`run.sh`:
```
#!/bin/bash
# the make line also repeats each setting of config.mk as NAME=value (left out here)
make -C /OpenROAD-flow-scripts/flow DESIGN_CONFIG=/design/flow/config.mk WORK_HOME=/design/flow/orfs CLKGATE_MAP_FILE= finish
```
`config.mk`:
```
export PLATFORM = sky130hd
export DESIGN_NAME = digital_loc
export DESIGN_NICKNAME = digital_loc
export VERILOG_FILES = /design/flow/design.v
export SDC_FILE = /design/flow/constraint.sdc
export NUM_CORES = 4
export LEC_CHECK = 0
export CAP_MARGIN = 20
export CORE_MARGIN = 2
export CORE_UTILIZATION = 40
export CTS_CLUSTER_SIZE = 15
export SLEW_MARGIN = 40
```
`constraint.sdc`:
```
create_clock -name core_clock -period 10.0 [get_ports {clk}]
set_input_delay 2.0000 -clock core_clock [delete_from_list [all_inputs] [get_ports {clk}]]
set_output_delay 2.0000 -clock core_clock [all_outputs]
set_load 0.01 [all_outputs]
```
`design.v`:
```
`timescale 1ns / 1ps
module D_flipflop(
    input D,
    input clk,
    input en,
    input reset,
	 output reg Q
    );
always @ (posedge clk or negedge reset)
if (!reset)
Q <= 1'b0;
else if (en)
Q <= D;
endmodule
`timescale 1ns / 1ps
module Debouncing(
    input In,
    input clk,
    input en,
	 input rst,
    output X
    );
	 wire temp1,temp2,temp3;
D_flipflop ONE(In,clk,en,rst,temp1),
			  TWO(temp1,clk,en,rst,temp2),
			  Three(temp2,clk,en,rst,temp3);
assign X= temp1 && temp2 && temp3 ;
endmodule
`timescale 1ns / 1ps
module Rising_Edge_Detector(
input LEVEL,
input clk,
input en,
input rst,
output Z
    );
reg [1:0] state, nextState;
parameter ONE=2'b00, ZERO=2'b01, EDGE=2'b10, X = 2'b11 ;
always @ (LEVEL or state)  begin
 case (state)
 ONE: if (LEVEL) nextState = ONE;
	else nextState = ZERO;
 ZERO: if (LEVEL) nextState = EDGE;
	else nextState = ZERO;
 EDGE: if (LEVEL) nextState = ONE;
	else nextState = ZERO;
 default:
	nextState = X;
 endcase
 end
always @ (posedge clk or negedge rst) begin
 if(!rst) state <= ZERO;
 else if (en) state <= nextState;
end
assign Z = (state == EDGE);
endmodule
`timescale 1ns / 1ps
module ClockDivider( clk, tick, rst);
	input clk,rst;
	output tick;
	reg out;
	integer i;
	assign tick = (i >= 3) && !out;
	always@(posedge clk or negedge rst) begin
		if(!rst) begin
			i <= 0;
			out <= 1'b0;
		end
		else begin
				if(i<3)
					i <= i+1;
				else begin
					out <= !out;
					i <= 0;
				end
			end
	end
endmodule
`timescale 1ns / 1ps
module UpCounter_SyncReset(clk, en, rst, Q);
input clk, en, rst;
output reg [1:0] Q;
always @ (posedge clk or negedge rst) begin
	if(!rst)
		Q<=2'b00;  
	else if (en) begin
		if(Q == 2'b11)
			Q<=2'b00;
		else
			Q<=Q+1'b1;
			end
end
endmodule
`timescale 1ns / 1ps
module dec(
	input [5:0] sec,
	input [3:0] min2,
	input [3:0] min1,
	input [3:0] H2,
	input [2:0] H1,
	input condition,
	input [3:0] Amin2,
	input [3:0] Amin1,
	input [3:0] AH2,
	input [1:0] AH1,
	input clk,
	input tick,
	input reset,
	output reg [6:0] out,
	output reg [3:0]selector
	);
	reg [6:0] out_min2;
	reg [6:0] out_min1;
	reg [6:0] out_H2;
	reg [6:0] out_H1;
	reg [6:0] out_Amin2;
	reg [6:0] out_Amin1;
	reg [6:0] out_AH2;
	reg [6:0] out_AH1;
always @ (*)
begin
	 case (min2)
			4'b0000: out_min2=7'b0000001;  
			4'b0001: out_min2=7'b1001111;  
			4'b0010: out_min2=7'b0010010;
			4'b0011: out_min2=7'b0000110; 
			4'b0100: out_min2=7'b1001100; 
			4'b0101: out_min2=7'b0100100;
			4'b0110: out_min2=7'b0100000;  
			4'b0111: out_min2=7'b0001111; 
			4'b1000: out_min2=7'b0000000; 
			4'b1001: out_min2=7'b0000100;
			4'b1010: out_min2=7'b0001000;  
			4'b1111: out_min2=7'b1101010;  
			default: out_min2=7'b1111111;  
		endcase
case (min1)
			4'b0000: out_min1=7'b0000001;  
			4'b0001: out_min1=7'b1001111;  
			4'b0010: out_min1=7'b0010010;
			4'b0011: out_min1=7'b0000110; 
			4'b0100: out_min1=7'b1001100; 
			4'b0101: out_min1=7'b0100100;
			4'b0110: out_min1=7'b0100000;  
			4'b0111: out_min1=7'b0001111; 
			4'b1000: out_min1=7'b0000000; 
			4'b1001: out_min1=7'b0000100;
			4'b1010: out_min1=7'b1110000;  
			4'b1111: out_min1=7'b0001000;  
			default: out_min1=7'b1111111;  
		endcase
		case (H2)
			4'b0000: out_H2=7'b0000001;  
			4'b0001: out_H2=7'b1001111;  
			4'b0010: out_H2=7'b0010010;
			4'b0011: out_H2=7'b0000110; 
			4'b0100: out_H2=7'b1001100; 
			4'b0101: out_H2=7'b0100100;
			4'b0110: out_H2=7'b0100000;  
			4'b0111: out_H2=7'b0001111; 
			4'b1000: out_H2=7'b0000000; 
			4'b1001: out_H2=7'b0000100; 
			4'b1010: out_H2=7'b0010000;  
			4'b1111: out_H2=7'b1110001;  
			default: out_H2=7'b1111111;  
		endcase
		case (H1)
			3'b000: out_H1=7'b0000001;  
			3'b001: out_H1=7'b1001111;  
			3'b010: out_H1=7'b0010010;
			3'b011: out_H1=7'b0100100;		 
			3'b111: out_H1=7'b0001000;		 
			default: out_H1=7'b1111111;  
		endcase
case (Amin2)
			4'b0000: out_Amin2=7'b0000001;  
			4'b0001: out_Amin2=7'b1001111;  
			4'b0010: out_Amin2=7'b0010010;
			4'b0011: out_Amin2=7'b0000110; 
			4'b0100: out_Amin2=7'b1001100; 
			4'b0101: out_Amin2=7'b0100100;
			4'b0110: out_Amin2=7'b0100000;  
			4'b0111: out_Amin2=7'b0001111; 
			4'b1000: out_Amin2=7'b0000000; 
			4'b1001: out_Amin2=7'b0000100;
			default: out_Amin2=7'b1111111;  
		endcase
case (Amin1)
			4'b0000: out_Amin1=7'b0000001;  
			4'b0001: out_Amin1=7'b1001111;  
			4'b0010: out_Amin1=7'b0010010;
			4'b0011: out_Amin1=7'b0000110; 
			4'b0100: out_Amin1=7'b1001100; 
			4'b0101: out_Amin1=7'b0100100;
			4'b0110: out_Amin1=7'b0100000;  
			4'b0111: out_Amin1=7'b0001111; 
			4'b1000: out_Amin1=7'b0000000; 
			4'b1001: out_Amin1=7'b0000100;
			default: out_Amin1=7'b1111111;  
		endcase
		case (AH2)
			4'b0000: out_AH2=7'b0000001;  
			4'b0001: out_AH2=7'b1001111;  
			4'b0010: out_AH2=7'b0010010;
			4'b0011: out_AH2=7'b0000110; 
			4'b0100: out_AH2=7'b1001100; 
			4'b0101: out_AH2=7'b0100100;
			4'b0110: out_AH2=7'b0100000;  
			4'b0111: out_AH2=7'b0001111; 
			4'b1000: out_AH2=7'b0000000; 
			4'b1001: out_AH2=7'b0000100; 
			default: out_AH2=7'b1111111;  
		endcase
		case (AH1)
			2'b00: out_AH1=7'b0000001;  
			2'b01: out_AH1=7'b1001111;  
			2'b10: out_AH1=7'b0010010;	
			default: out_AH1=7'b1111111;  
		endcase
end
wire [1:0] kk;
UpCounter_SyncReset clock_only(clk,tick,reset,kk);
always @(*)
if(condition==1'b1)
	case(kk) 
	2'b00:begin selector= 4'b1110; out=out_Amin2; end
	2'b01:begin selector= 4'b1101; out=out_Amin1; end
	2'b10:begin selector= 4'b1011; out=out_AH2; end
	2'b11:begin selector= 4'b0111; out=out_AH1; end
	endcase	
else
	case(kk) 
	2'b00:begin selector= 4'b1110; out=out_min2; end
	2'b01:begin selector= 4'b1101; out=out_min1; end
	2'b10:begin selector= 4'b1011; out=out_H2; end
	2'b11:begin selector= 4'b0111; out=out_H1; end
	endcase
endmodule
`timescale 1ns / 1ps
module clk1 (
	input clk,
	input rst,
	input clr,
	output rise,
	output reg out);
	integer i;
	assign rise = !clr && (i >= 5) && !out;
	always@(posedge clk or negedge rst) begin
		if(!rst) begin
			i <= 0;
			out <= 1'b0;
		end
		else if(clr) begin
			i <= 0;
			out <= 1'b0;
		end
		else begin
				if(i<5)
					i <= i+1;
				else begin
					out <= !out;
					i <= 0;
				end
			end
	end
endmodule
`timescale 1ns / 1ps
module clk2 (
	input clk,
	input rst,
	input clr,
	output rise,
	output reg out);
	integer i;
	assign rise = !clr && (i >= 799) && !out;
	always@(posedge clk or negedge rst) begin
		if(!rst) begin
			i <= 0;
			out <= 1'b0;
		end
		else if(clr) begin
			i <= 0;
			out <= 1'b0;
		end
		else begin
				if(i<799)
					i <= i+1;
				else begin
					out <= !out;
					i <= 0;
				end
			end
	end
endmodule
`timescale 1ns / 1ps
module clk3 (
	input clk,
	input rst,
	input clr,
	output rise,
	output reg out);
	integer i;
	assign rise = !clr && (i >= 24) && !out;
	always@(posedge clk or negedge rst) begin
		if(!rst) begin
			i <= 0;
			out <= 1'b0;
		end
		else if(clr) begin
			i <= 0;
			out <= 1'b0;
		end
		else begin
				if(i<24)
					i <= i+1;
				else begin
					out <= !out;
					i <= 0;
				end
			end
	end
endmodule
`timescale 1ns / 1ps
module I2s(
	 input CLK,
	 input rst,
	 input enable,
	 output S_CLK,
	 output LR_CLK,
	 output M_CLK,
	 output reg Sin
    );
wire [15:0] data= 16'b1101101101101110;
wire clk1,clk2,clk3;
wire rise1,rise2,rise3;
clk1  five_hundred_500KHz	 (CLK,rst,!enable,rise1,clk1);
clk2  four_4KHz			 	 (CLK,rst,!enable,rise2,clk2);
clk3 thirty_two_times_128KHz(CLK,rst,!enable,rise3,clk3);
assign M_CLK = clk1;
assign LR_CLK = clk2;
assign S_CLK = clk3;
integer i;
always @(posedge CLK or negedge rst)
begin
	if (!rst)
		begin
		i <=0;
		Sin <= 1'b0;
		end
	else if (!enable)
		begin
		i <=0;
		Sin <= 1'b0;
		end
	else if (rise3)
		begin
		Sin<=data[i[3:0]];
		i <= i+1;
		end
end
endmodule
`timescale 1ns / 1ps
module digital_loc(
    input key_a,
    input key_b,
    input key_c,
    input key_d,
    input reset,
	 input clk,
    output [6:0] postion_state,
	 output  [3:0] x,
	 output reg [1:0] Led2,
	 output  [3:0] selector,
	 output reg dot,
	 output S_CLK,
	 output LR_CLK,
	 output M_CLK,
	 output  Sin
    );
	  wire tick;
	 reg [3:0] min2; reg[3:0] min1; reg[2:0] H1; reg [3:0] H2;
	 reg [3:0] A_min2; reg [3:0] A_min1; reg [1:0] A_H1; reg [3:0] A_H2;
	 reg [5:0] sec;
	 ClockDivider twohundredHZ(clk, tick, reset);
	 wire tempa, tempb, tempc, tempd;
	 Debouncing a(key_a,clk,tick,reset,tempa),
					b(key_b,clk,tick,reset,tempb),
					c(key_c,clk,tick,reset,tempc),
					d(key_d,clk,tick,reset,tempd);
	 wire tempAA,tempBB,tempCC,tempDD;
	Rising_Edge_Detector		AA(tempa,clk,tick,reset,tempAA),
									BB(tempb,clk,tick,reset,tempBB),
									CC(tempc,clk,tick,reset,tempCC),
									DD(tempd,clk,tick,reset,tempDD);
integer interal_counter;
reg alarm_sound;
reg [20:0] old_value;
reg condition_alarm;
 reg [3:0] state, nextState;
parameter state_Clock=4'b0001        ,state_Adjust_min2= 4'b0010;
parameter state_Adjust_min1= 4'b0011 ,state_Adjust_H2= 4'b0100;
parameter state_Adjust_H1= 4'b0101   ,state_Adjust_Amin2= 4'b0110;
parameter state_Adjust_Amin1= 4'b0111,state_Adjust_AH2= 4'b1000;
parameter state_Adjust_AH1= 4'b1001  ,state_Pause=4'b1010;
parameter state_Stop_A= 4'b1011      , state_Adjust_X=4'b1111;
assign x = state;
always @(*)
	condition_alarm = (state == state_Adjust_Amin2) || (state == state_Adjust_Amin1) ||
	                  (state == state_Adjust_AH2)   || (state == state_Adjust_AH1);
always @ (*)
if(!tempAA && !tempBB   )
	nextState=state;
else
 case (state)
	state_Clock: begin if(tempAA) nextState = state_Adjust_min2;
	else if(tempBB) nextState =state_Pause;
	else  nextState = state_Clock; end
	state_Pause: begin if(tempBB) nextState=state_Clock;
	else nextState=state_Pause; end
	state_Adjust_min2: begin if(tempAA) nextState= state_Adjust_min1;
	else nextState= state_Clock; end
	state_Adjust_min1: begin if(tempAA) nextState= state_Adjust_H2;
	else nextState= state_Clock; end
	state_Adjust_H2: begin if(tempAA) nextState= state_Adjust_H1;
	else nextState= state_Clock; end
	state_Adjust_H1: begin if(tempAA) nextState= state_Adjust_Amin2;
	else nextState= state_Clock; end
	state_Adjust_Amin2: begin if(tempAA) nextState= state_Adjust_Amin1;
	else nextState= state_Clock; end
	state_Adjust_Amin1: begin if(tempAA) nextState= state_Adjust_AH2;
	else nextState= state_Clock; end
	state_Adjust_AH2:begin if(tempAA) nextState= state_Adjust_AH1;
	else nextState= state_Clock; end
	state_Adjust_AH1:begin if(tempAA) nextState= state_Adjust_min2;
	else nextState= state_Clock; end
 default: nextState = state_Adjust_X;
 endcase
always @ (posedge clk or negedge reset)
begin
	if(!reset)
		state <= state_Clock;
	else if(tick)
		state <= nextState;
end
always @(posedge clk or negedge reset)
	if(!reset )
			begin
				min2<=0;
				min1<=0;
				H1 <=0;
				H2 <=0;
				sec<=0;
				A_min2<=0;
				A_min1<=4'b0000;
				A_H1 <=0;
				A_H2 <=0;
				Led2<=2'b00;
				alarm_sound<=0;
				interal_counter<=0;
				dot<=0;
				old_value<=21'b0;
			end
else if(tick) begin
if(interal_counter<199)
					interal_counter<=interal_counter+1;
else begin
							interal_counter<=0;
							dot<=!dot;
if(state == state_Pause) begin min2<=min2; min1<=min1; H1<=H1; H2<=H2; dot<=0; end   
else if(Led2==2'b11)
							begin
							Led2<=2'b00; alarm_sound<=0; sec<=old_value[5:0];
							min2<=old_value[9:6]; min1<= old_value[13:10]; H2<= old_value[17:14]; H1<= old_value[20:18];
							old_value <=21'b000000000000000000000;
							end
else begin
							if(sec == 6'b111011)
								begin
								sec <= 6'b000000;
								if(min2==4'b1001)
									begin
									min2<=4'b0000;
									if(min1==4'b0101)
										begin
										min1<=4'b0000;
										if( (H1==3'b010) && (H2==4'b0011) )
											begin H1<=3'b000; H2<=4'b0000; end
										else if(H2==4'b1001)
											begin H2<=4'b0000; H1<=H1+1'b1; end
										else
											H2<=H2+1'b1;
										end
									else
										min1<=min1+1'b1;
									end
								else
									min2<=min2+1'b1;
								end
							else
								sec <= sec+1'b1;
							if( (H1==A_H1) && (H2==A_H2) && (min1==A_min1) && (min2==A_min2) && (sec==6'b000000))
								begin
								Led2<=2'b11; alarm_sound<=1;
								old_value <={H1,H2,min1,min2,(sec+1'b1)};
								min2<= 4'b1111; min1<= 4'b1111; H2<= 4'b1111; H1<= 3'b111;
								end
		end
		end
if((state != state_Clock) && (state != state_Pause))
		begin
		dot<=0;
		begin min2<=min2; min1<=min1; H1<=H1; H2<=H2; end
		 if((tempCC==1) && (state == state_Adjust_min2))
			if(min2==4'b1001)
					min2 <= 4'b0000;
			else	min2<=min2+1'b1;
	else if((tempCC==1) && (state == state_Adjust_min1))
			if(min1==4'b0101)
					min1 <= 4'b0000;
			else	min1<=min1+1'b1;
	else if((tempCC==1) && (state == state_Adjust_H2))
			if( H2==4'b1001)
					H2<=4'b0000;
			else
					H2<=H2+1'b1;
	else if((tempCC==1) && (state == state_Adjust_H1))
			if(H1==3'b010)
				H1<=3'b000;
			else	H1<=H1+1'b1;
	else if((tempCC==1) && (state == state_Adjust_Amin2))
			begin
			if(A_min2==4'b1001)
					A_min2 <= 4'b0000;
			else	A_min2<= A_min2+1'b1;
			end
	else if((tempCC==1) && (state == state_Adjust_Amin1))
			begin
			if(A_min1==4'b0101)
					A_min1 <= 4'b0000;
			else	A_min1<=A_min1+1'b1;
			end
	else if((tempCC==1) && (state == state_Adjust_AH2))
			begin
			if( A_H2==4'b1001)
					A_H2<=4'b0000;
			else
					A_H2<=A_H2+1'b1;
			end
	else if((tempCC==1) && (state == state_Adjust_AH1))
			begin
			if(A_H1==2'b10)
				A_H1<=2'b00;
			else	A_H1<=A_H1+1'b1;
			end
if((tempDD==1) && (state == state_Adjust_min2))
			if( min2==0)
					min2<= 4'b1001;
			else
					min2<=min2-1'b1;
	else if((tempDD==1) && (state == state_Adjust_min1))
			if(min1==0)
				min1 <= 4'b0101;
			else
				min1<=min1-1'b1;
	else if((tempDD==1) && (state == state_Adjust_H2))
			if( H2==0)
				H2<=4'b1001;
			else
				H2<=H2-1'b1;
	else if((tempDD==1) && (state == state_Adjust_H1))
			if (H1==0)
				H1 <= 3'b010;
			else
				H1 <= H1-1'b1;
	else if((tempDD==1) && (state == state_Adjust_Amin2))
			begin
			if( A_min2==0)
					A_min2<= 4'b1001;
			else
					A_min2<=A_min2-1'b1;
			end
	else if((tempDD==1) && (state == state_Adjust_Amin1))
			begin
			if(A_min1==0)
				A_min1 <= 4'b0101;
			else
				A_min1<=A_min1-1'b1;
			end
	else if((tempDD==1) && (state == state_Adjust_AH2))
			begin
			if( A_H2==0)
				A_H2<=4'b1001;
			else
				A_H2<=A_H2-1'b1;
			end
	else if((tempDD==1) && (state == state_Adjust_AH1))
			begin
			if (A_H1==0)
				A_H1 <= 2'b10;
			else
				A_H1 <= A_H1-1'b1;
			end
end
end
I2s sound(clk,reset,alarm_sound,S_CLK,LR_CLK,M_CLK,Sin);
dec print_satus(sec,min2,min1,H2,H1,condition_alarm,A_min2, A_min1, A_H2,A_H1,clk,tick,reset, postion_state,selector);
endmodule
```
==> results of run 1 <==
-- metal layers --
metal,vias up,share of wire,GRT usage
met5,-,0,0
met4,0,0.028,0.0582
met3,70,0.038,0.0199
met2,256,0.46,0.297
met1,6384,0.48,0.260
li1,6416,-,-
-- cell type report --
type                       count  area [sq um]
multi-input combinational   1410          8920
tap                          525           657
timing repair buffer          39           373
clock inverter                 7          82.6
fill                        3854         22000
sequential                   257          6440
clock buffer                  45           866
inverter                      86           323
==> flow_summary.yaml, run 1 <==
# physical design summary
final_layout:
  final_util: 0.445
  synthToLayoutAreaGrowth_pct: 10.3
  final-instance-count-excl-fill: 2369
  nets: 1901
  fin_area_sq_mm: 0.0177
power_and_ir_drop:
  power_mw: 2.13
  power_frac_clock: 0.498
  p_clk_mw: 1.06
  p_seq_mw: 1.05
  leakage_nw: 7.33
  ir_drop_mv: 0.108
  power_leader: "the clock network"
  p_int_mw: 1.67
  seqPwrFrac: 0.490
  power_frac_comb: 0.012
  p_switching_mw: 0.466
  pg_comb_mw: 0.0261
  power.density_mw_per_mm2: 121
  swShare: 0.218
detailed_routing:
  dr.first_iter.drc_count: 860
  avgRoutedWirePerCell_um: 16.1
  ant_nets: 0
  antenna_cells: 0
  via_count: 13100
  drc_errors: 0
  vias_per_cell: 5.54
  first_pass_iters: 5
  wl_mm: 38.1
place:
  dp_hpwl_mm: 26.5
  numPortBuffers: 27
  place.gp.congestion: 0.914
  pre_cts_slack_ps: 5360
  dpl.cell_count: 2317
  place_area_sq_mm: 0.0167
synthesis:
  yosys_warnings: 10
  topCellsByArea: "dfrtp_1 39%, ha_1 5.6%, nor2_1 5.6%, xor2_1 4.7%, nand2_1 4.3%"
  syn_area_per_cell_sq_um: 8.68
  top_cell_area_share: 0.394
  top_cells_by_count: "252 x dfrtp_1, 238 x nor2_1, 185 x nand2_1, 109 x o21ai_0, 89 x a21oi_1"
  top_logic_kind: "simple AND/OR/NAND/NOR gates"
  yosys.cell_count.top_type: "dfrtp_1"
  fp_nets: 1922
  synthAdderAreaFrac: 0.0563
  synth_top_flop_cell: "dfrtp_1"
  ys_area_sq_mm: 0.0160
  synth_area_sq_mm: 0.0160
  ys_sh_xor: 0.0865
  yosys.area.top_type: "dfrtp_1"
  synth-seq-cells: 257
  ys_seq_frac: 0.402
  ys_cells: 1844
  synth.area.mux_share: 0.0327
  async_flop_share: 1.00
  yosys.area_share.simple: 0.236
  edf_count: 0
  ys_types: 84
  synth_cells: 1844
  aoi_share: 0.143
flow_run:
  maxCapViolCount: 0
  tool_warnings: 76
die:
  coreArea_sq_mm: 0.0396
  dieHeight_um: 204
  fp.dieW_um: 204
  ioPinCount: 28
  fp_util: 0.404
  die-area_sq_mm: 0.0416
  rows: 73
final_timing:
  period_needed_ps: 5270
  setup_ws_ps: 4730
  worstMarginPinSlew_ps: 816
  holdWs_ps: 486
  max_freq_mhz: 190
  tns_ps: 0
  fin_skew_ps: 23.3
  finalCritPeriodShare: 0.527
  finalHoldViolCount: 0
  setup_viol: 0
  grt_setup_unrepaired: "false"
  max_slew_margin: 0.454
  final_max_slew_viol_count: 0
setup_path:
  cp.depth: 7
  rr_startpoint: "interal_counter[0]"
  crit_path_start: "H2[2]"
  crit_chain: "inv_1 > ha_1 > a21boi_0 > a222oi_1 > mux4_2 > inv_1 > clkdlybuf4s50_1"
  slowest_stage: "dfrtp_1"
  arrival_ps: 3270
  endpoint: "postion_state[0]"
  crit_path_end_kind: "output pin"
  crit_path_max_fanout: 20
  r2r_slack_ps: 6520
  criticalPathCategory: "reg2out"
  worstPathRequired_ps: 8000
  cpMostUsedCell: "inv_1"
  ff2ff_path_depth: 8
  timing.rr.end: "old_value[7]"
  critPathMaxStageDelay_ps: 720
  start_kind: "register"
  crit_family: "buffers and inverters"
  cp.buffers_inverters: 3
clock_network:
  clk_path_buf_depth: 3
  worstSkewPairLatency_ps: 580
  post_cts.repair.setup_buffers: 0
  hold_buffers: 0
  cts_tree: "yes"
  cts_max_level: 1
  clockRootBuffer: "clkbuf_16"
  cts_sinks: 257
  cts_buffers: 29
  post_cts_resized: 0
  clk_pin_slew_ps: 70
global_route:
  grt_pass1_vias: 12700
  grt_use_total: 0.184
  grt_overflow: 0
  grt_max_degree: 72
  antenna_found_initial: 0
  grt_first_pass_wirelength_mm: 64.4
run_status:
  outcome: "complete, no violations"
worst_hold_path:
  whs_endpoint: "twohundredHZ.i[0]"
  hold-path-cell-count: 1
  hp-class: "reg2reg"
  min-delay-start: "twohundredHZ.i[0]"
==> inputs of run 2 (changes only) <==
CELL_PAD_IN_SITES_GLOBAL_PLACEMENT = 0   (was not set)
CORE_ASPECT_RATIO = 0.88   (was not set)
CORE_UTILIZATION = 71   (was 40)
CTS_CLUSTER_DIAMETER = 32   (was not set)
CTS_CLUSTER_SIZE = not set   (was 15)
GPL_TIMING_DRIVEN = 1   (was not set)
MIN_ROUTING_LAYER = met1   (was not set)
PLACE_DENSITY_LB_ADDON = 0.01   (was not set)
SETUP_SLACK_MARGIN = 0.85   (was not set)
SLEW_MARGIN = 20   (was 40)
clock period = 2.98 ns   (was 10.0 ns; I/O delays follow)
==> run 2 against run 1 <==
The run now fails in global routing. Die area down 43%. Area after synthesis did not move. Synthesized cell count is the same.
==> flow_summary.yaml, run 2 <==
# physical design summary
run_status:
  outcome: "aborted with a tool error"
  tool.error: "[ERROR GRT-0232] Routing congestion too high. Check the congestion heatmap in the GUI."
  lastStage: "global routing"
synthesis:
  synth_top_flop_cell: "dfrtp_1"
  ys_types: 84
  yosys_warnings: 10
  fp_nets: 1922
  synth.area.mux_share: 0.0327
  ys_seq_frac: 0.402
  top_cell_area_share: 0.394
  top_logic_kind: "simple AND/OR/NAND/NOR gates"
  synth-seq-cells: 257
  ys_sh_xor: 0.0865
  synth_area_sq_mm: 0.0160
  yosys.area.top_type: "dfrtp_1"
  ys_area_sq_mm: 0.0160
  synth_cells: 1844
  aoi_share: 0.143
  top_cells_by_count: "252 x dfrtp_1, 238 x nor2_1, 185 x nand2_1, 109 x o21ai_0, 89 x a21oi_1"
  ys_cells: 1844
  topCellsByArea: "dfrtp_1 39%, ha_1 5.6%, nor2_1 5.6%, xor2_1 4.7%, nand2_1 4.3%"
  edf_count: 0
  syn_area_per_cell_sq_um: 8.68
  yosys.area_share.simple: 0.236
  async_flop_share: 1.00
  yosys.cell_count.top_type: "dfrtp_1"
  synthAdderAreaFrac: 0.0563
clock_network:
  clk_path_buf_depth: 3
  cts_max_level: 2
  hold_buffers: 0
  cts_sinks: 257
  clockRootBuffer: "clkbuf_16"
  cts_buffers: 44
die:
  fp.dieW_um: 164
  fp_util: 0.723
  die-area_sq_mm: 0.0238
  ioPinCount: 28
  dieHeight_um: 145
  coreArea_sq_mm: 0.0221
  rows: 51
place:
  place.gp.congestion: 0.953
  dp_hpwl_mm: 27.5
  place_area_sq_mm: 0.0171
  numPortBuffers: 27
  dpl.cell_count: 2142
  pre_cts_slack_ps: 46.2
global_route:
  grt_overflow: 60
  grt_use_total: 0.710
-- run 2: per-layer routing --
layer	GRT usage	GRT overflow
met1	0.722	1
met2	0.925	30
met3	0.492	3
met4	0.716	26
met5	0.115	0
-- run 2: repair_timing --
| item | CTS |
|---|---|
| endpoints found under the hold margin | 0 |
| pin swaps | 50 |
| gates resized | 263 |
| setup buffers | 71 |
| endpoints found under the setup margin | 141 |
| gates cloned | 3 |
==> inputs of run 3 (changes only) <==
CELL_PAD_IN_SITES_GLOBAL_PLACEMENT = not set   (was 0)
CORE_ASPECT_RATIO = not set   (was 0.88)
CORE_UTILIZATION = 70   (was 71)
CTS_CLUSTER_DIAMETER = not set   (was 32)
CTS_CLUSTER_SIZE = 37   (was not set)
GPL_TIMING_DRIVEN = not set   (was 1)
MIN_ROUTING_LAYER = not set   (was met1)
PLACE_DENSITY_LB_ADDON = not set   (was 0.01)
SETUP_SLACK_MARGIN = not set   (was 0.85)
clock period = 6.65 ns   (was 2.98 ns; I/O delays follow)
==> run 3 against run 2 <==
Now clean on timing, DRC and antenna. Die area is 1.4% higher. Synthesized cell count unchanged. Area after synthesis unchanged.
==> flow_summary.yaml, run 3 <==
# physical design summary
run_status:
  outcome: "complete, no violations"
setup_path:
  worstPathRequired_ps: 5320
  criticalPathCategory: "reg2out"
  crit_family: "buffers and inverters"
  crit_path_start: "H2[2]"
  rr_startpoint: "interal_counter[0]"
  start_kind: "register"
  ff2ff_path_depth: 8
  slowest_stage: "dfrtp_1"
  r2r_slack_ps: 3130
  cpMostUsedCell: "inv_1"
  endpoint: "postion_state[0]"
  crit_path_max_fanout: 20
  cp.depth: 7
  cp.buffers_inverters: 3
  timing.rr.end: "old_value[6]"
  critPathMaxStageDelay_ps: 740
  crit_path_end_kind: "output pin"
  crit_chain: "inv_1 > ha_1 > a21boi_0 > a222oi_1 > mux4_2 > inv_1 > clkdlybuf4s50_1"
  arrival_ps: 3270
global_route:
  busiest_layer: "met2"
  grt_overflow: 0
  use_met3: 0.0334
  grt_pass1_vias: 12800
  grt_first_pass_wirelength_mm: 62.0
  use_met1: 0.435
  met2_usage: 0.511
  grt_use_total: 0.307
  antenna_found_initial: 0
  grt_max_degree: 137
clock_network:
  cts_max_level: 1
  cts_buffers: 27
  hold_buffers: 0
  cts_sinks: 257
  clockRootBuffer: "clkbuf_16"
  clk_path_buf_depth: 3
  post_cts.repair.setup_buffers: 0
  post_cts_resized: 0
  cts_tree: "yes"
  clk_pin_slew_ps: 60
  worstSkewPairLatency_ps: 540
synthesis:
  async_flop_share: 1.00
  top_cells_by_count: "252 x dfrtp_1, 238 x nor2_1, 185 x nand2_1, 109 x o21ai_0, 89 x a21oi_1"
  ys_cells: 1844
  synthAdderAreaFrac: 0.0563
  ys_area_sq_mm: 0.0160
  syn_area_per_cell_sq_um: 8.68
  yosys.area.top_type: "dfrtp_1"
  topCellsByArea: "dfrtp_1 39%, ha_1 5.6%, nor2_1 5.6%, xor2_1 4.7%, nand2_1 4.3%"
  synth_top_flop_cell: "dfrtp_1"
  ys_types: 84
  ys_seq_frac: 0.402
  synth-seq-cells: 257
  synth_cells: 1844
  ys_sh_xor: 0.0865
  top_logic_kind: "simple AND/OR/NAND/NOR gates"
  yosys_warnings: 10
  synth.area.mux_share: 0.0327
  edf_count: 0
  top_cell_area_share: 0.394
  yosys.cell_count.top_type: "dfrtp_1"
  aoi_share: 0.143
  synth_area_sq_mm: 0.0160
  yosys.area_share.simple: 0.236
  fp_nets: 1922
detailed_routing:
  first_pass_iters: 7
  avgRoutedWirePerCell_um: 17.1
  via_count: 13300
  drc_errors: 0
  ant_nets: 0
  antenna_cells: 0
  vias_per_cell: 6.28
  dr.first_iter.drc_count: 1088
  wl_mm: 36.3
final_layout:
  final_util: 0.767
  nets: 1898
  synthToLayoutAreaGrowth_pct: 8.23
power_and_ir_drop:
  pg_comb_mw: 0.0378
  p_seq_mw: 1.57
  leakage_nw: 7.31
  p_switching_mw: 0.671
  ir_drop_mv: 0.221
  swShare: 0.211
  power_leader: "registers"
  power.density_mw_per_mm2: 184
  power_mw: 3.18
  p_int_mw: 2.51
  power_frac_clock: 0.494
  power_frac_comb: 0.012
  p_clk_mw: 1.57
  seqPwrFrac: 0.494
final_timing:
  max_slew_margin: 0.319
  finalHoldViolCount: 0
  final_max_slew_viol_count: 0
  max_freq_mhz: 217
  worstMarginPinSlew_ps: 1020
  period_needed_ps: 4600
  tns_ps: 0
  fin_skew_ps: 9.22
  setup_viol: 0
  grt_setup_unrepaired: "false"
  finalCritPeriodShare: 0.692
place:
  dp_hpwl_mm: 24.6
  place.gp.congestion: 0.935
  numPortBuffers: 27
die:
  die-area_sq_mm: 0.0241
  rows: 55
  coreArea_sq_mm: 0.0226
  fp.dieW_um: 155
  fp_util: 0.709
  dieHeight_um: 155
  ioPinCount: 28
worst_hold_path:
  whs_endpoint: "sound.four_4KHz.i[0]"
  hp-class: "reg2reg"
  hold-path-cell-count: 1
  min-delay-start: "sound.four_4KHz.i[0]"
flow_run:
  maxCapViolCount: 0
  tool_warnings: 82
run 3: layer usage:
layer  share of wire  vias up
met3           0.054       68
met2            0.47      405
met5               0        -
met1            0.45     6443
li1                -     6430
met4           0.023        0
run 3: cell type report:
| type | count | area, sq um |
|---|---|---|
| inverter | 86 | 323 |
| fill | 1626 | 5250 |
| tap | 285 | 357 |
| clock inverter | 11 | 155 |
| clock buffer | 39 | 781 |
| sequential | 257 | 6440 |
| multi-input combinational | 1410 | 8890 |
| timing repair buffer | 38 | 370 |
run 3: stage by stage:
step / cells / setup slack (ps) / hold slack [ps] / cell area, sq um
after global routing: 2126 / 1890 / 519 / 17300
after CTS: 2126 / 2080 / 490 / 17300
final: 2126 / 2050 / 489 / 17300
after global placement: 2076 / 2770 / 469 / 16400
after floorplan: 1844 / 3400 / 455 / 16000
after detailed placement: 2076 / 2660 / 476 / 16400
==> inputs of run 4 (changes only) <==
ABC_AREA = 1   (was not set)
CAP_MARGIN = 10   (was 20)
CORE_UTILIZATION = 59   (was 70)
CTS_CLUSTER_SIZE = 15   (was 37)
GPL_TIMING_DRIVEN = 0   (was not set)
MAX_ROUTING_LAYER = met4   (was not set)
SLEW_MARGIN = 5   (was 20)
clock period = 10.0 ns   (was 6.65 ns; I/O delays follow)
==> run 4 against run 3 <==
Largest power group is now the clock network. Via count up 27%. Sequential power down 34%. Register-to-register slack better by 4300 ps. Still clean on timing, DRC and antenna.
==> flow_summary.yaml, run 4 <==
# physical design summary
place:
  dp_hpwl_mm: 35.9
  place.gp.congestion: 0.992
  numPortBuffers: 27
  pre_cts_slack_ps: 5310
setup_path:
  critPathMaxStageDelay_ps: 510
  endpoint: "postion_state[0]"
  crit_family: "buffers and inverters"
  rr_startpoint: "state[0]"
  arrival_ps: 3330
  timing.rr.end: "A_H2[2]"
  cpMostUsedCell: "o21ai_0"
  crit_path_start: "print_satus.clock_only.Q[0]"
  crit_chain: "inv_1 > ha_1 > clkbuf_1 > o21ai_0 > inv_1 > o21ai_0 > a21oi_1 > nor2_1 > o21ai_0 > nand2_1 > clkdlybuf4s50_1"
  worstPathRequired_ps: 8000
  crit_path_end_kind: "output pin"
  slowest_stage: "clkdlybuf4s50_1"
  ff2ff_path_depth: 9
  cp.depth: 11
  start_kind: "register"
  r2r_slack_ps: 7460
  criticalPathCategory: "reg2out"
  cp.buffers_inverters: 4
  crit_path_max_fanout: 10
synthesis:
  synth-seq-cells: 257
  top_logic_kind: "simple AND/OR/NAND/NOR gates"
  yosys_warnings: 10
  synth_area_sq_mm: 0.0174
  ys_cells: 2533
  yosys.area_share.simple: 0.350
  top_cells_by_count: "623 x nand2_1, 393 x nor2_1, 290 x inv_1, 252 x dfrtp_1, 170 x nand3_1"
  syn_area_per_cell_sq_um: 6.88
  aoi_share: 0.101
  synth_cells: 2533
  synth_top_flop_cell: "dfrtp_1"
  yosys.area.top_type: "dfrtp_1"
  top_cell_area_share: 0.362
  ys_sh_xor: 0.0472
  async_flop_share: 1.00
  edf_count: 0
  topCellsByArea: "dfrtp_1 36%, nand2_1 13%, nor2_1 8.5%, inv_1 6.2%, ha_1 5.2%"
  fp_nets: 2611
  ys_seq_frac: 0.369
  synthAdderAreaFrac: 0.0517
  synth.area.mux_share: 0
  ys_area_sq_mm: 0.0174
  yosys.cell_count.top_type: "nand2_1"
  ys_types: 50
die:
  fp.dieW_um: 176
  rows: 62
  die-area_sq_mm: 0.0309
  dieHeight_um: 176
  ioPinCount: 28
  fp_util: 0.602
  coreArea_sq_mm: 0.0289
final_timing:
  fin_skew_ps: 17.3
  grt_setup_unrepaired: "false"
  holdWs_ps: 460
  setup_viol: 0
  finalCritPeriodShare: 0.533
  finalHoldViolCount: 0
  final_max_slew_viol_count: 0
  max_slew_margin: 0.528
  period_needed_ps: 5330
  max_freq_mhz: 188
  worstMarginPinSlew_ps: 702
  setup_ws_ps: 4670
detailed_routing:
  first_pass_iters: 6
  wl_mm: 48.2
  antenna_cells: 0
  via_count: 17000
  dr.first_iter.drc_count: 1624
  avgRoutedWirePerCell_um: 16.1
  vias_per_cell: 5.67
  drc_errors: 0
  ant_nets: 0
clock_network:
  post_cts_resized: 0
  cts_tree: "yes"
  cts_max_level: 1
  hold_buffers: 0
  cts_buffers: 30
  clk_pin_slew_ps: 60
  post_cts.repair.setup_buffers: 0
  cts_sinks: 257
  clk_path_buf_depth: 3
  worstSkewPairLatency_ps: 580
  clockRootBuffer: "clkbuf_16"
power_and_ir_drop:
  power_frac_comb: 0.012
  power_frac_clock: 0.524
  p_switching_mw: 0.478
  power_leader: "the clock network"
  leakage_nw: 8.71
  power.density_mw_per_mm2: 116
  swShare: 0.213
  p_seq_mw: 1.04
  pg_comb_mw: 0.0270
  p_clk_mw: 1.18
  p_int_mw: 1.77
  seqPwrFrac: 0.464
  power_mw: 2.25
  ir_drop_mv: 0.129
worst_hold_path:
  min-delay-start: "twohundredHZ.i[0]"
  hold-path-cell-count: 1
  hp-class: "reg2reg"
  whs_endpoint: "twohundredHZ.i[0]"
global_route:
  grt_max_degree: 108
  grt_use_total: 0.325
  grt_overflow: 0
  grt_pass1_vias: 16500
  use_met1: 0.427
  met2_usage: 0.529
  busiest_layer: "met2"
  antenna_found_initial: 0
  use_met3: 0.0299
  grt_first_pass_wirelength_mm: 80.3
flow_run:
  maxCapViolCount: 0
  tool_warnings: 82
run_status:
  outcome: "complete, no violations"
final_layout:
  nets: 2672
  fillers: 2609
  synthToLayoutAreaGrowth_pct: 10.9
  final_util: 0.668
[run 4: routing by layer]
metal / vias to the layer above / share of wire
met2: 586 / 0.47
met5: - / 0
met3: 114 / 0.050
li1: 8361 / -
met1: 7940 / 0.45
met4: 0 / 0.034
[run 4: stage by stage]
stage / instance area [sq um] / setup TNS (ps) / std cells
4_1_cts: 19300 / 0 / 3001
2_1_floorplan: 17400 / 0 / 2533
6_report: 19300 / 0 / 3001
5_1_grt: 19300 / 0 / 3001
3_5_place_dp: 18200 / 0 / 2946
3_3_place_gp: 18200 / -1010930 / 2944
[run 4: area by class of cell]
type                            instances  area, sq um  area share
Buffer                                 66          297      0.0153
Clock buffer                           43          890      0.0460
Clock inverter                         12          195      0.0101
Inverter                              297         1110      0.0577
Multi-Input combinational cell       1913         9580       0.496
Sequential cell                       257         6440       0.333
Tap cell                              384          480      0.0249
Timing Repair Buffer                   29          330      0.0171
==> inputs of run 5 (changes only) <==
ABC_AREA = not set   (was 1)
CAP_MARGIN = 20   (was 10)
CORE_UTILIZATION = 70   (was 59)
CTS_CLUSTER_SIZE = 24   (was 15)
GPL_TIMING_DRIVEN = not set   (was 0)
MAX_ROUTING_LAYER = not set   (was met4)
SLEW_MARGIN = 20   (was 5)
clock period = 4.42 ns   (was 10.0 ns; I/O delays follow)
==> run 5 against run 4 <==
Still clean. Non-clock buffer count down 49. Wire length down 24%. Flip-flop count unchanged. Global-route usage down 1.9 points. Combinational power up 120%. Sequential power up 130%. Via count down 21%. Clock power up 110%. Total power up 120%. First-iteration DRC count down 24%. Utilization up 11 points. Area after synthesis down 8.2%. Critical path type unchanged. Largest cell class unchanged. Largest power group unchanged. Highest routed layer unchanged.
==> flow_summary.yaml, run 5 <==
# physical design summary
detailed_routing:
  first_pass_iters: 5
  dr.first_iter.drc_count: 1229
  avgRoutedWirePerCell_um: 17.2
  drc_errors: 0
  ant_nets: 0
  antenna_cells: 0
  via_count: 13500
  vias_per_cell: 6.30
  wl_mm: 36.8
place:
  place.gp.congestion: 0.936
  pre_cts_slack_ps: 891
  dpl.cell_count: 2083
  numPortBuffers: 27
  dp_hpwl_mm: 25.4
synthesis:
  top_cells_by_count: "252 x dfrtp_1, 238 x nor2_1, 185 x nand2_1, 109 x o21ai_0, 89 x a21oi_1"
  synth_cells: 1844
  synth_area_sq_mm: 0.0160
  synth-seq-cells: 257
  aoi_share: 0.143
  synthAdderAreaFrac: 0.0563
  yosys.area.top_type: "dfrtp_1"
  synth.area.mux_share: 0.0327
  edf_count: 0
  yosys.area_share.simple: 0.236
  async_flop_share: 1.00
  ys_seq_frac: 0.402
  ys_area_sq_mm: 0.0160
  fp_nets: 1922
  topCellsByArea: "dfrtp_1 39%, ha_1 5.6%, nor2_1 5.6%, xor2_1 4.7%, nand2_1 4.3%"
  synth_top_flop_cell: "dfrtp_1"
  syn_area_per_cell_sq_um: 8.68
  ys_cells: 1844
  yosys.cell_count.top_type: "dfrtp_1"
  yosys_warnings: 10
  top_logic_kind: "simple AND/OR/NAND/NOR gates"
  ys_types: 84
  ys_sh_xor: 0.0865
  top_cell_area_share: 0.394
clock_network:
  clk_path_buf_depth: 3
  cts_max_level: 1
  clockRootBuffer: "clkbuf_16"
  worstSkewPairLatency_ps: 570
  post_cts.repair.setup_buffers: 0
  cts_buffers: 29
  post_cts_resized: 0
  cts_sinks: 257
  cts_tree: "yes"
  hold_buffers: 0
  clk_pin_slew_ps: 60
die:
  ioPinCount: 28
  rows: 55
  fp_util: 0.709
  die-area_sq_mm: 0.0241
  fp.dieW_um: 155
  coreArea_sq_mm: 0.0226
  dieHeight_um: 155
setup_path:
  cp.buffers_inverters: 1
  crit_path_start: "state[3]"
  worstPathRequired_ps: 3540
  cpMostUsedCell: "o21ai_0"
  ff2ff_path_depth: 6
  start_kind: "register"
  criticalPathCategory: "reg2out"
  endpoint: "postion_state[3]"
  crit_path_max_fanout: 24
  crit_path_end_kind: "output pin"
  critPathMaxStageDelay_ps: 650
  crit_chain: "nand2b_1 > mux2i_1 > o21ai_0 > o22ai_1 > o21ai_0 > a41oi_1 > clkdlybuf4s50_1"
  arrival_ps: 3370
  timing.rr.end: "old_value[19]"
  crit_family: "AND-OR/OR-AND gates"
  slowest_stage: "mux2i_1"
  rr_startpoint: "H1[2]"
  r2r_slack_ps: 1220
  cp.depth: 7
power_and_ir_drop:
  p_int_mw: 3.87
  pg_comb_mw: 0.0601
  ir_drop_mv: 0.331
  swShare: 0.213
  p_clk_mw: 2.50
  seqPwrFrac: 0.481
  power_frac_comb: 0.012
  power_frac_clock: 0.507
  p_seq_mw: 2.36
  power.density_mw_per_mm2: 281
  power_mw: 4.92
  power_leader: "the clock network"
  leakage_nw: 7.40
  p_switching_mw: 1.05
global_route:
  grt_first_pass_wirelength_mm: 61.6
  grt_overflow: 0
  grt_max_degree: 84
  grt_use_total: 0.306
  grt_pass1_vias: 12600
  antenna_found_initial: 0
worst_hold_path:
  hp-class: "in2async"
final_layout:
  final-instance-count-excl-fill: 2136
  synthToLayoutAreaGrowth_pct: 9.23
  regArea_sq_mm: 0.00644
  fillers: 1597
  final-comb-area_sq_mm: 0.00889
  nets: 1908
flow_run:
  tool_warnings: 78
  maxCapViolCount: 0
final_timing:
  final_max_slew_viol_count: 0
  tns_ps: 0
  finalCritPeriodShare: 0.963
  setup_viol: 0
  finalHoldViolCount: 0
  period_needed_ps: 4250
  worstMarginPinSlew_ps: 1040
  grt_setup_unrepaired: "false"
  max_slew_margin: 0.306
  setup_ws_ps: 165
  fin_skew_ps: 12.8
  max_freq_mhz: 235
run_status:
  outcome: "complete, no violations"
==> run 5: cell type report <==
cell class	instances	area share
clock buffers	39	0.0477
clock inverters	13	0.00974
inverters	86	0.0185
multi-input cells	1410	0.509
repair buffers	46	0.0265
flip-flops and latches	257	0.368
well taps	285	0.0204
==> run 5: per-stage QoR <==
step                      utilization  cell area, sq um  hold WS (ps)
after global placement          0.729             16400           473
after floorplan                     -             16000           455
after detailed placement        0.729             16400           481
after global routing            0.774             17500           350
after CTS                       0.773             17500           318
final                           0.774             17500           297
==> run 5: per-layer routing <==
layer  wire (um)  GRT usage  share of wire  vias up
met5           0          0              0        -
met4         890     0.0843          0.024        0
met3        1940     0.0393          0.053       66
met2       17400      0.508           0.47      412
met1       16500      0.428           0.45     6530
li1            -          -              -     6442
==> inputs of run 6 (changes only) <==
CORE_MARGIN = 8   (was 2)
CORE_UTILIZATION = 24   (was 70)
CTS_CLUSTER_SIZE = not set   (was 24)
GPL_TIMING_DRIVEN = 0   (was not set)
HOLD_SLACK_MARGIN = -0.08   (was not set)
SLEW_MARGIN = 30   (was 20)
TNS_END_PERCENT = 55   (was not set)
clock period = 10.0 ns   (was 4.42 ns; I/O delays follow)
==> run 6 against run 5 <==
Global-route usage is 20 points lower. Still clean. Sequential power fell by 56%. Largest power group unchanged. Largest cell class unchanged. Sequential share of layout area is 2.0 points lower. Clock skew is 25 ps higher. Utilization is 49 points lower. Synthesized cell count stayed put.
==> flow_summary.yaml, run 6 <==
# physical design summary
die:
  dieHeight_um: 274
  fp_util: 0.243
  rows: 94
  coreArea_sq_mm: 0.0659
  die-area_sq_mm: 0.0752
  fp.dieW_um: 274
  ioPinCount: 28
power_and_ir_drop:
  seqPwrFrac: 0.466
  power_frac_comb: 0.013
  ir_drop_mv: 0.0989
  power_leader: "the clock network"
  pg_comb_mw: 0.0289
  p_clk_mw: 1.17
  leakage_nw: 7.48
  p_seq_mw: 1.04
  p_int_mw: 1.76
  p_switching_mw: 0.481
  power_frac_clock: 0.521
  power_mw: 2.24
  swShare: 0.215
  power.density_mw_per_mm2: 121
setup_path:
  crit_path_end_kind: "output pin"
  cpMostUsedCell: "clkbuf_1"
  crit_path_max_fanout: 10
  crit_family: "buffers and inverters"
  crit_path_start: "state[1]"
  crit_chain: "clkbuf_1 > mux2i_1 > clkbuf_1 > nor2_1 > o2111ai_1 > o211a_1 > clkdlybuf4s50_1"
  ff2ff_path_depth: 8
  criticalPathCategory: "reg2out"
  cp.buffers_inverters: 3
  worstPathRequired_ps: 8000
  arrival_ps: 3530
  endpoint: "postion_state[6]"
  start_kind: "register"
  r2r_slack_ps: 7020
  slowest_stage: "mux2i_1"
  timing.rr.end: "old_value[11]"
  cp.depth: 7
  rr_startpoint: "interal_counter[0]"
  critPathMaxStageDelay_ps: 750
global_route:
  grt_pass1_vias: 12900
  grt_use_total: 0.106
  grt_overflow: 0
  grt_first_pass_wirelength_mm: 67.8
  grt_max_degree: 78
  antenna_found_initial: 0
clock_network:
  worstSkewPairLatency_ps: 580
  cts_buffers: 29
  post_cts.repair.setup_buffers: 0
  clk_pin_slew_ps: 60
  clk_path_buf_depth: 3
  hold_buffers: 0
  post_cts_resized: 0
  clockRootBuffer: "clkbuf_16"
  cts_tree: "yes"
  cts_sinks: 257
  cts_max_level: 1
final_layout:
  regArea_sq_mm: 0.00644
  fillers: 7068
  synthToLayoutAreaGrowth_pct: 15.5
  nets: 1984
  final_util: 0.281
  final-comb-area_sq_mm: 0.00887
synthesis:
  synth_area_sq_mm: 0.0160
  fp_nets: 1922
  yosys.area.top_type: "dfrtp_1"
  synth_cells: 1844
  ys_seq_frac: 0.402
  syn_area_per_cell_sq_um: 8.68
  top_cells_by_count: "252 x dfrtp_1, 238 x nor2_1, 185 x nand2_1, 109 x o21ai_0, 89 x a21oi_1"
  top_cell_area_share: 0.394
  topCellsByArea: "dfrtp_1 39%, ha_1 5.6%, nor2_1 5.6%, xor2_1 4.7%, nand2_1 4.3%"
  async_flop_share: 1.00
  yosys.area_share.simple: 0.236
  synth_top_flop_cell: "dfrtp_1"
  synthAdderAreaFrac: 0.0563
  ys_sh_xor: 0.0865
  ys_types: 84
  yosys_warnings: 10
  synth.area.mux_share: 0.0327
  ys_area_sq_mm: 0.0160
  aoi_share: 0.143
  edf_count: 0
  top_logic_kind: "simple AND/OR/NAND/NOR gates"
  ys_cells: 1844
  yosys.cell_count.top_type: "dfrtp_1"
  synth-seq-cells: 257
final_timing:
  setup_viol: 0
  max_slew_margin: 0.379
  grt_setup_unrepaired: "false"
  holdWs_ps: 493
  setup_ws_ps: 4470
  final_max_slew_viol_count: 0
  worstMarginPinSlew_ps: 923
  finalCritPeriodShare: 0.553
  finalHoldViolCount: 0
  fin_skew_ps: 37.4
  period_needed_ps: 5530
  max_freq_mhz: 181
detailed_routing:
  dr.first_iter.drc_count: 901
  drc_errors: 0
  first_pass_iters: 5
  ant_nets: 0
  avgRoutedWirePerCell_um: 14.6
  via_count: 13300
  wl_mm: 40.7
  vias_per_cell: 4.77
  antenna_cells: 0
run_status:
  outcome: "complete, no violations"
flow_run:
  maxCapViolCount: 0
  tool_warnings: 76
place:
  numPortBuffers: 27
  dp_hpwl_mm: 29.5
  place.gp.congestion: 0.887
  pre_cts_slack_ps: 5070
worst_hold_path:
  hp-class: "reg2reg"
  min-delay-start: "sound.four_4KHz.i[0]"
  hold-path-cell-count: 1
  whs_endpoint: "sound.four_4KHz.i[0]"
run 6: metal layers:
layer	GRT usage	wire length, um	up-vias
li1	-	-	6607
met1	0.148	19500	6395
met2	0.170	18600	246
met3	0.0160	1780	56
met4	0.0311	872	0
met5	0	0	-
run 6: layout make-up:
type	instances	area share
multi-input combinational	1410	0.480
sequential	257	0.348
tap	864	0.0585
clock buffer	36	0.0423
buffer	91	0.0200
timing repair buffer	31	0.0198
inverter	86	0.0175
clock inverter	16	0.0135
run 6: metrics by stage:
stage	setup TNS, ps	cells	area [sq um]
2_1_floorplan	0	1844	16000
3_3_place_gp	-1205760	2735	17400
3_5_place_dp	0	2738	17400
4_1_cts	0	2790	18500
5_1_grt	0	2791	18500
6_report	0	2791	18500
==> inputs of run 7 (changes only) <==
ABC_AREA = 1   (was not set)
CELL_PAD_IN_SITES_GLOBAL_PLACEMENT = 0   (was not set)
CORE_MARGIN = 2   (was 8)
CORE_UTILIZATION = 72   (was 24)
CTS_CLUSTER_DIAMETER = 32   (was not set)
GPL_TIMING_DRIVEN = 1   (was 0)
HOLD_SLACK_MARGIN = not set   (was -0.08)
MIN_ROUTING_LAYER = met1   (was not set)
PLACE_DENSITY = 0.35   (was not set)
SETUP_SLACK_MARGIN = 0.87   (was not set)
SLEW_MARGIN = 20   (was 30)
TNS_END_PERCENT = not set   (was 55)
clock period = 3.02 ns   (was 10.0 ns; I/O delays follow)
==> run 7 against run 6 <==
The run now fails in global routing. Synthesized cell count increased by 37%. Die area decreased by 66%. Area after synthesis increased by 8.9%.
==> flow_summary.yaml, run 7 <==
# physical design summary
run_status:
  outcome: "aborted with a tool error"
  lastStage: "global routing"
  tool.error: "[ERROR GRT-0232] Routing congestion too high. Check the congestion heatmap in the GUI."
global_route:
  grt_use_total: 0.943
  grt_overflow: 1565
synthesis:
  yosys.cell_count.top_type: "nand2_1"
  async_flop_share: 1.00
  ys_types: 50
  fp_nets: 2611
  synth_cells: 2533
  syn_area_per_cell_sq_um: 6.88
  synth_area_sq_mm: 0.0174
  yosys_warnings: 10
  synth.area.mux_share: 0
  ys_cells: 2533
  top_cell_area_share: 0.362
  edf_count: 0
  ys_sh_xor: 0.0472
  aoi_share: 0.101
  yosys.area_share.simple: 0.350
  yosys.area.top_type: "dfrtp_1"
  top_logic_kind: "simple AND/OR/NAND/NOR gates"
  synth-seq-cells: 257
  ys_seq_frac: 0.369
  top_cells_by_count: "623 x nand2_1, 393 x nor2_1, 290 x inv_1, 252 x dfrtp_1, 170 x nand3_1"
  synth_top_flop_cell: "dfrtp_1"
  topCellsByArea: "dfrtp_1 36%, nand2_1 13%, nor2_1 8.5%, inv_1 6.2%, ha_1 5.2%"
  ys_area_sq_mm: 0.0174
  synthAdderAreaFrac: 0.0517
clock_network:
  clk_path_buf_depth: 3
  cts_buffers: 51
  cts_sinks: 257
  cts_max_level: 2
  clockRootBuffer: "clkbuf_16"
  hold_buffers: 0
die:
  die-area_sq_mm: 0.0255
  ioPinCount: 28
  rows: 56
  fp.dieW_um: 160
  coreArea_sq_mm: 0.0236
  fp_util: 0.738
  dieHeight_um: 160
place:
  numPortBuffers: 27
  dp_hpwl_mm: 34.3
  place_area_sq_mm: 0.0182
  place.gp.congestion: 1.02
[run 7: timing repair]
item | in CTS
pin swaps | 46
endpoints found under the setup margin | 147
resized | 253
setup buffers | 84
cloned | 2
[run 7: stage by stage]
stage,hold WS [ps],worst slack [ps],std cells
floorplan,308,863,2533
global placement,448,183,2856
detailed placement,455,144,2856
CTS,20.0,173,3038
[run 7: per-layer routing]
metal,overflow,GRT usage
met5,1,0.292
met4,390,1.08
met3,23,0.725
met2,1136,1.19
met1,15,0.873
==> inputs of run 8 (changes only) <==
CELL_PAD_IN_SITES_GLOBAL_PLACEMENT = not set   (was 0)
CORE_UTILIZATION = 69   (was 72)
CTS_CLUSTER_DIAMETER = 80   (was 32)
GPL_TIMING_DRIVEN = not set   (was 1)
MIN_ROUTING_LAYER = not set   (was met1)
PLACE_DENSITY = 0.39   (was 0.35)
SETUP_SLACK_MARGIN = not set   (was 0.87)
clock period = 5.85 ns   (was 3.02 ns; I/O delays follow)
==> run 8 against run 7 <==
Now clean on timing, DRC and antenna. Area after synthesis did not move. Synthesized cell count did not move. Die area rose by 4.2%.
==> flow_summary.yaml, run 8 <==
# physical design summary
flow_run:
  tool_warnings: 82
  maxCapViolCount: 0
power_and_ir_drop:
  power.density_mw_per_mm2: 196
  ir_drop_mv: 0.265
  leakage_nw: 8.53
  seqPwrFrac: 0.482
  swShare: 0.216
  power_leader: "the clock network"
  p_switching_mw: 0.800
  power_frac_comb: 0.012
  p_clk_mw: 1.87
  p_seq_mw: 1.78
  pg_comb_mw: 0.0454
  power_frac_clock: 0.505
  power_mw: 3.70
  p_int_mw: 2.90
setup_path:
  cp.buffers_inverters: 4
  r2r_slack_ps: 2250
  crit_path_end_kind: "output pin"
  timing.rr.end: "old_value[7]"
  endpoint: "postion_state[3]"
  crit_path_max_fanout: 5
  slowest_stage: "clkdlybuf4s50_1"
  crit_path_start: "print_satus.clock_only.Q[0]"
  crit_chain: "inv_1 > ha_1 > inv_1 > a21oi_1 > inv_1 > o21ai_0 > nor3_1 > o31ai_1 > clkdlybuf4s50_1"
  cp.depth: 9
  rr_startpoint: "interal_counter[0]"
  ff2ff_path_depth: 12
  arrival_ps: 3090
  cpMostUsedCell: "inv_1"
  critPathMaxStageDelay_ps: 610
  criticalPathCategory: "reg2out"
  start_kind: "register"
  crit_family: "buffers and inverters"
  worstPathRequired_ps: 4680
detailed_routing:
  ant_nets: 0
  drc_errors: 0
  dr.first_iter.drc_count: 1995
  vias_per_cell: 5.92
  first_pass_iters: 7
  avgRoutedWirePerCell_um: 16.0
  via_count: 17100
  antenna_cells: 0
  wl_mm: 46.3
clock_network:
  post_cts.repair.setup_buffers: 0
  worstSkewPairLatency_ps: 560
  clk_path_buf_depth: 3
  hold_buffers: 0
  cts_tree: "yes"
  cts_max_level: 1
  cts_buffers: 29
  post_cts_resized: 0
  clk_pin_slew_ps: 60
  clockRootBuffer: "clkbuf_16"
  cts_sinks: 257
worst_hold_path:
  min-delay-start: "twohundredHZ.i[0]"
  whs_endpoint: "twohundredHZ.i[0]"
  hp-class: "reg2reg"
  hold-path-cell-count: 1
final_timing:
  finalCritPeriodShare: 0.729
  worstMarginPinSlew_ps: 1010
  tns_ps: 0
  max_freq_mhz: 235
  setup_viol: 0
  fin_skew_ps: 17.1
  finalHoldViolCount: 0
  grt_setup_unrepaired: "false"
  final_max_slew_viol_count: 0
  holdWs_ps: 463
  max_slew_margin: 0.323
  setup_ws_ps: 1590
  period_needed_ps: 4260
synthesis:
  synth_cells: 2533
  synth.area.mux_share: 0
  edf_count: 0
  ys_cells: 2533
  ys_sh_xor: 0.0472
  syn_area_per_cell_sq_um: 6.88
  aoi_share: 0.101
  yosys.area.top_type: "dfrtp_1"
  yosys.cell_count.top_type: "nand2_1"
  topCellsByArea: "dfrtp_1 36%, nand2_1 13%, nor2_1 8.5%, inv_1 6.2%, ha_1 5.2%"
  synth-seq-cells: 257
  yosys.area_share.simple: 0.350
  synth_area_sq_mm: 0.0174
  top_cell_area_share: 0.362
  fp_nets: 2611
  yosys_warnings: 10
  ys_seq_frac: 0.369
  ys_types: 50
  ys_area_sq_mm: 0.0174
  top_cells_by_count: "623 x nand2_1, 393 x nor2_1, 290 x inv_1, 252 x dfrtp_1, 170 x nand3_1"
  synthAdderAreaFrac: 0.0517
  top_logic_kind: "simple AND/OR/NAND/NOR gates"
  async_flop_share: 1.00
  synth_top_flop_cell: "dfrtp_1"
die:
  fp.dieW_um: 163
  rows: 58
  ioPinCount: 28
  fp_util: 0.698
  dieHeight_um: 163
  coreArea_sq_mm: 0.0250
  die-area_sq_mm: 0.0266
final_layout:
  synthToLayoutAreaGrowth_pct: 8.53
  nets: 2610
  final-instance-count-excl-fill: 2885
  fillers: 1859
  final-comb-area_sq_mm: 0.00958
  final_util: 0.758
  regArea_sq_mm: 0.00644
  fin_area_sq_mm: 0.0189
run_status:
  outcome: "complete, no violations"
global_route:
  grt_overflow: 0
  grt_use_total: 0.350
  antenna_found_initial: 0
  grt_first_pass_wirelength_mm: 77.0
  grt_max_degree: 134
  grt_pass1_vias: 16100
place:
  numPortBuffers: 27
  place_area_sq_mm: 0.0179
  dp_hpwl_mm: 32.9
  pre_cts_slack_ps: 2250
  dpl.cell_count: 2829
  place.gp.congestion: 0.983
[run 8: final cells by class]
type	count	area share
sequential	257	0.340
clock buffer	41	0.0455
inverter	297	0.0589
tap	330	0.0218
multi-input combinational	1913	0.507
clock inverter	13	0.00681
timing repair buffer	34	0.0201
[run 8: routing by layer]
| layer | track usage | up-vias | part of all wire | routed length, um |
|---|---|---|---|---|
| met5 | 0 | - | 0 | 0 |
| met4 | 0.126 | 0 | 0.033 | 1540 |
| met3 | 0.0405 | 138 | 0.069 | 3200 |
| met2 | 0.584 | 764 | 0.47 | 21900 |
| met1 | 0.474 | 7950 | 0.42 | 19600 |
| li1 | - | 8239 | - | - |
==> inputs of run 9 (changes only) <==
ABC_AREA = not set   (was 1)
CORE_UTILIZATION = 68   (was 69)
CTS_CLUSTER_DIAMETER = not set   (was 80)
PLACE_DENSITY = not set   (was 0.39)
clock period = 6.26 ns   (was 5.85 ns; I/O delays follow)
==> run 9 against run 8 <==
Still clean. Wire length decreased by 22%. Utilization decreased by 1.2 points. Worst hold slack gained 20 ps. Critical path depth fell by 1. Via count down 23%. Register-to-register slack better by 610 ps. Sequential power down 6%. Area after synthesis down 8.2%. Critical endpoint is now postion_state[0].
==> flow_summary.yaml, run 9 <==
# physical design summary
final_timing:
  tns_ps: 0
  fin_skew_ps: 18.6
  setup_viol: 0
  max_slew_margin: 0.302
  worstMarginPinSlew_ps: 1050
  period_needed_ps: 4500
  max_freq_mhz: 222
  finalCritPeriodShare: 0.719
  grt_setup_unrepaired: "false"
  final_max_slew_viol_count: 0
  finalHoldViolCount: 0
place:
  dp_hpwl_mm: 24.9
  place_area_sq_mm: 0.0164
  numPortBuffers: 27
  dpl.cell_count: 2112
  place.gp.congestion: 0.975
worst_hold_path:
  hold-path-cell-count: 1
  whs_endpoint: "sound.four_4KHz.i[0]"
  hp-class: "reg2reg"
  min-delay-start: "sound.four_4KHz.i[0]"
detailed_routing:
  avgRoutedWirePerCell_um: 16.6
  first_pass_iters: 5
  antenna_cells: 0
  dr.first_iter.drc_count: 1211
  ant_nets: 0
  via_count: 13200
  wl_mm: 35.9
  drc_errors: 0
  vias_per_cell: 6.10
setup_path:
  cp.buffers_inverters: 3
  critPathMaxStageDelay_ps: 550
  start_kind: "register"
  crit_path_max_fanout: 11
  arrival_ps: 3250
  endpoint: "postion_state[0]"
  crit_path_end_kind: "output pin"
  cp.depth: 8
  timing.rr.end: "old_value[16]"
  criticalPathCategory: "reg2out"
  ff2ff_path_depth: 8
  r2r_slack_ps: 2860
  slowest_stage: "dfrtp_1"
  crit_path_start: "H2[1]"
  crit_chain: "ha_1 > inv_1 > ha_1 > a21boi_0 > a222oi_1 > mux4_2 > inv_1 > clkdlybuf4s50_1"
  crit_family: "buffers and inverters"
  rr_startpoint: "interal_counter[0]"
  worstPathRequired_ps: 5010
final_layout:
  final_util: 0.746
  final-instance-count-excl-fill: 2163
  fin_area_sq_mm: 0.0174
  nets: 1901
  fillers: 1775
  synthToLayoutAreaGrowth_pct: 8.47
clock_network:
  cts_max_level: 1
  clockRootBuffer: "clkbuf_16"
  post_cts_resized: 0
  post_cts.repair.setup_buffers: 0
  worstSkewPairLatency_ps: 550
  clk_pin_slew_ps: 60
  clk_path_buf_depth: 3
  hold_buffers: 0
  cts_tree: "yes"
  cts_buffers: 27
  cts_sinks: 257
power_and_ir_drop:
  power_frac_comb: 0.012
  swShare: 0.213
  p_int_mw: 2.65
  power_leader: "registers"
  seqPwrFrac: 0.495
  p_switching_mw: 0.718
  ir_drop_mv: 0.277
  pg_comb_mw: 0.0399
  power.density_mw_per_mm2: 194
  power_frac_clock: 0.493
  leakage_nw: 7.31
  p_seq_mw: 1.67
  p_clk_mw: 1.66
synthesis:
  yosys.area.top_type: "dfrtp_1"
  ys_sh_xor: 0.0865
  synth_cells: 1844
  synth_area_sq_mm: 0.0160
  yosys_warnings: 10
  top_logic_kind: "simple AND/OR/NAND/NOR gates"
  top_cells_by_count: "252 x dfrtp_1, 238 x nor2_1, 185 x nand2_1, 109 x o21ai_0, 89 x a21oi_1"
  async_flop_share: 1.00
  fp_nets: 1922
  ys_seq_frac: 0.402
  synth-seq-cells: 257
  synth.area.mux_share: 0.0327
  synth_top_flop_cell: "dfrtp_1"
  syn_area_per_cell_sq_um: 8.68
  ys_area_sq_mm: 0.0160
  topCellsByArea: "dfrtp_1 39%, ha_1 5.6%, nor2_1 5.6%, xor2_1 4.7%, nand2_1 4.3%"
  synthAdderAreaFrac: 0.0563
  ys_cells: 1844
  yosys.area_share.simple: 0.236
  aoi_share: 0.143
  ys_types: 84
  yosys.cell_count.top_type: "dfrtp_1"
  top_cell_area_share: 0.394
  edf_count: 0
global_route:
  grt_use_total: 0.294
  antenna_found_initial: 0
  grt_max_degree: 81
  grt_first_pass_wirelength_mm: 60.2
  grt_overflow: 0
  grt_pass1_vias: 12400
die:
  die-area_sq_mm: 0.0248
  ioPinCount: 28
  dieHeight_um: 157
  rows: 56
  fp_util: 0.688
  fp.dieW_um: 157
  coreArea_sq_mm: 0.0233
flow_run:
  tool_warnings: 78
  maxCapViolCount: 0
run_status:
  outcome: "complete, no violations"
[run 9: per-stage QoR]
stage | worst slack (ps) | hold WS [ps] | power [mW]
2_1_floorplan | 3090 | 455 | 1.70
4_1_cts | 1820 | 485 | 3.40
3_5_place_dp | 2410 | 476 | 1.74
3_3_place_gp | 2460 | 469 | 1.74
5_1_grt | 1590 | 504 | 3.48
6_report | 1760 | 483 | 3.37
[run 9: final cells by class]
type,count,area (sq um),share of cell area
Multi-Input combinational cell,1410,8890,0.512
Sequential cell,257,6440,0.371
Clock buffer,36,759,0.0438
Tap cell,319,399,0.0230
Timing Repair Buffer,41,380,0.0219
Inverter,86,323,0.0186
Clock inverter,14,163,0.00937
[run 9: metal layers]
| layer | wire, um | up-vias | global-route usage |
|---|---|---|---|
| met5 | 0 | - | 0 |
| met4 | 824 | 0 | 0.0840 |
| met3 | 1760 | 61 | 0.0363 |
| met2 | 16900 | 345 | 0.481 |
| met1 | 16400 | 6334 | 0.413 |
| li1 | - | 6446 | - |
No activity file was given, so power comes from the tool's default toggle rates.
